## full_CAE
module full_CAE(
input [31:0] i1,
input [31:0] i2,
input [31:0] i3,
input [31:0] i4,
input [31:0] i5,
input [31:0] i6,
input [31:0] i7,
input [31:0] i8,
input dir,
input clk,
input reset,
input enable,
output [31:0] o1,
output [31:0] o2,
output [31:0] o3,
output [31:0] o4,
output [31:0] o5,
output [31:0] o6,
output [31:0] o7,
output [31:0] o8
);
Size: roughly 7200 cells after synthesis, ~1800 flip-flops, about 520 I/O pins, roughly 100000 µm² of cells after synthesis.
make LEC_CHECK=0 CAP_MARGIN=20 CORE_MARGIN=2 CORE_UTILIZATION=56 SETUP_SLACK_MARGIN=0.56 SLEW_MARGIN=20 finish   # period 2.23 ns
run.sh (not shown) runs the stock make flow with config.mk's settings and CLKGATE_MAP_FILE=.
The baseline finished with negative setup slack left.
Then changed:
Settings changed: CAP_MARGIN 20 to 15, CELL_PAD_IN_SITES_GLOBAL_PLACEMENT set to 0, CORE_ASPECT_RATIO set to 0.88, CORE_UTILIZATION 56 to 70, CTS_CLUSTER_SIZE set to 36, MAX_ROUTING_LAYER set to met5, PLACE_DENSITY_LB_ADDON set to 0.28, SETUP_SLACK_MARGIN 0.56 to 0.64, SLEW_MARGIN 20 to 5.
=> The changed run failed in global routing. Die size shrinks by about a fifth. Synthesized area is unchanged. Synthesized cell count does not change.

== P ==
full_CAE again, from the RTL that the note above started with.
clock: 4.02 ns
lec_check: 0
cap_margin: 20
core_margin: 2
core_utilization: 45
slew_margin: 20
> inputs changed (P -> Q)
Settings: putting CTS_CLUSTER_DIAMETER at 400 where nothing was set; putting CTS_CLUSTER_SIZE at 100 where nothing was set; putting PLACE_DENSITY at 0.35 where nothing was set; putting CORE_ASPECT_RATIO at 0.5 where nothing was set; swapping 45 for 69 in CORE_UTILIZATION; putting ABC_AREA at 1 where nothing was set; swapping 4.02 for 2.27 in the clock period (ns, I/O delays scaled along).
Findings:
- The log for Q ends in 5_1_grt with error ODB-0269, so the run never completed.
- Per the comparison of Q with P, portion of the post-synthesis area used by sequential elements saw a decrease; depth of the CTS H-tree decreased 3.
- The count of placed standard cells including taps in P is 0.43 times that in Q.
- Going from P to Q, die area shrank by a few percent.
- Total core area shrinks by a few percent when moving from P to Q.
- Detailed placement HPWL (higher): Q
- Min buffers inserted during post-CTS setup optimization across Q and P: P
- In Q relative to P, synthesized instance count had gone up by more than 100%.
- Going from P to Q, number of unique standard cell types used by synthesis shrank by more than half.
> inputs changed (Q -> R)
Settings: ABC_AREA: 1 -> unset; CELL_PAD_IN_SITES_GLOBAL_PLACEMENT: unset -> 3; MIN_ROUTING_LAYER: unset -> met2; CAP_MARGIN: 20 -> 15; CORE_ASPECT_RATIO: 0.5 -> 0.88; PLACE_DENSITY: 0.35 -> 0.56; CORE_MARGIN: 2 -> 6; CELL_PAD_IN_SITES_DETAIL_PLACEMENT: unset -> 1; CTS_CLUSTER_DIAMETER: 400 -> 156; CORE_UTILIZATION: 69 -> 50; SETUP_SLACK_MARGIN: unset -> 0.74; CTS_CLUSTER_SIZE: 100 -> 13; GPL_ROUTABILITY_DRIVEN: unset -> 0; SLEW_MARGIN: 20 -> 25; MAX_ROUTING_LAYER: unset -> met5; the clock period (ns, I/O delays scaled along): 2.27 -> 6.84.
Fraction of the yosys area taken by sequential cells for R: 17 points up relative to Q. Post-synthesis chip area from yosys of R falls short of that of Q by more than a quarter. R gives more worst setup slack after placement than Q did. Width of the chip is higher on Q. Looking at the reports, R completed the entire flow and the layout it produced met the timing, DRC and antenna checks. The initial standard-cell utilization of the core of R is lower than that of Q. Measured against Q, the die height of R comes out at 1.3 times the reference value. When R is measured against Q, its post-synthesis cell area turns out 31% lower.
The following lists how S was set up differently from R:
Settings: ABC_AREA: unset -> 1; CORE_UTILIZATION: 50 -> 68; SLEW_MARGIN: 25 -> 20; CTS_CLUSTER_SIZE: 13 -> 100; CAP_MARGIN: 15 -> 20; PLACE_DENSITY: 0.56 -> unset; CORE_ASPECT_RATIO: 0.88 -> unset; SETUP_SLACK_MARGIN: 0.74 -> unset; GPL_ROUTABILITY_DRIVEN: 0 -> unset; TNS_END_PERCENT: unset -> 10; CORE_MARGIN: 6 -> 2; CELL_PAD_IN_SITES_GLOBAL_PLACEMENT: 3 -> unset; MIN_ROUTING_LAYER: met2 -> unset; MAX_ROUTING_LAYER: met5 -> unset; CELL_PAD_IN_SITES_DETAIL_PLACEMENT: 1 -> unset; CTS_CLUSTER_DIAMETER: 156 -> unset; the clock period (ns, I/O delays scaled along): 6.84 -> 2.27.
==> results <==
No final results exist for S, since it was stopped by error ODB-0269 during 5_1_grt.
The proportion of synthesized chip area in sequential cells of S is lower than that of R.
Diff S and R: chip area in the Yosys report lower in R
Compared with R, S shows width of the die lower by 22 um.
Post-synthesis adder-cell area fraction ends up higher on R.
Number of clock buffers inserted by TritonCTS: S > R
On total number of placement rows: between S and R, it ends up higher for S.
Higher netlist area before placement goes to S over R.
Area of the placeable core in S vs R: up 7.1%
Modified inputs, T compared to S
Settings: CTS_CLUSTER_SIZE: 100 -> unset; CORE_UTILIZATION: 68 -> 64; TNS_END_PERCENT: 10 -> unset; ABC_AREA: 1 -> unset; the clock period (ns, I/O delays scaled along): 2.27 -> 2.23.
[summary]
T terminated abnormally: 5_1_grt reported ODB-0269.
Compare T and S | portion of the post-synthesis area used by sequential elements lower: S
Cmp T and S / area fraction in compound gates after synthesis / lower: S
| post-synthesis adder-cell area fraction | T vs S | 3.5 points higher |
Final weighted congestion in routability-driven placement (lower): T
T vs S, number of placed cells counting well taps went down by 52%.
Lower horizontal die size among T and S: T
Number of cells upsized or downsized after cts, T vs S: up by more than 100%
Comparing T and S, the lower number of nets at floorplan was measured on T.
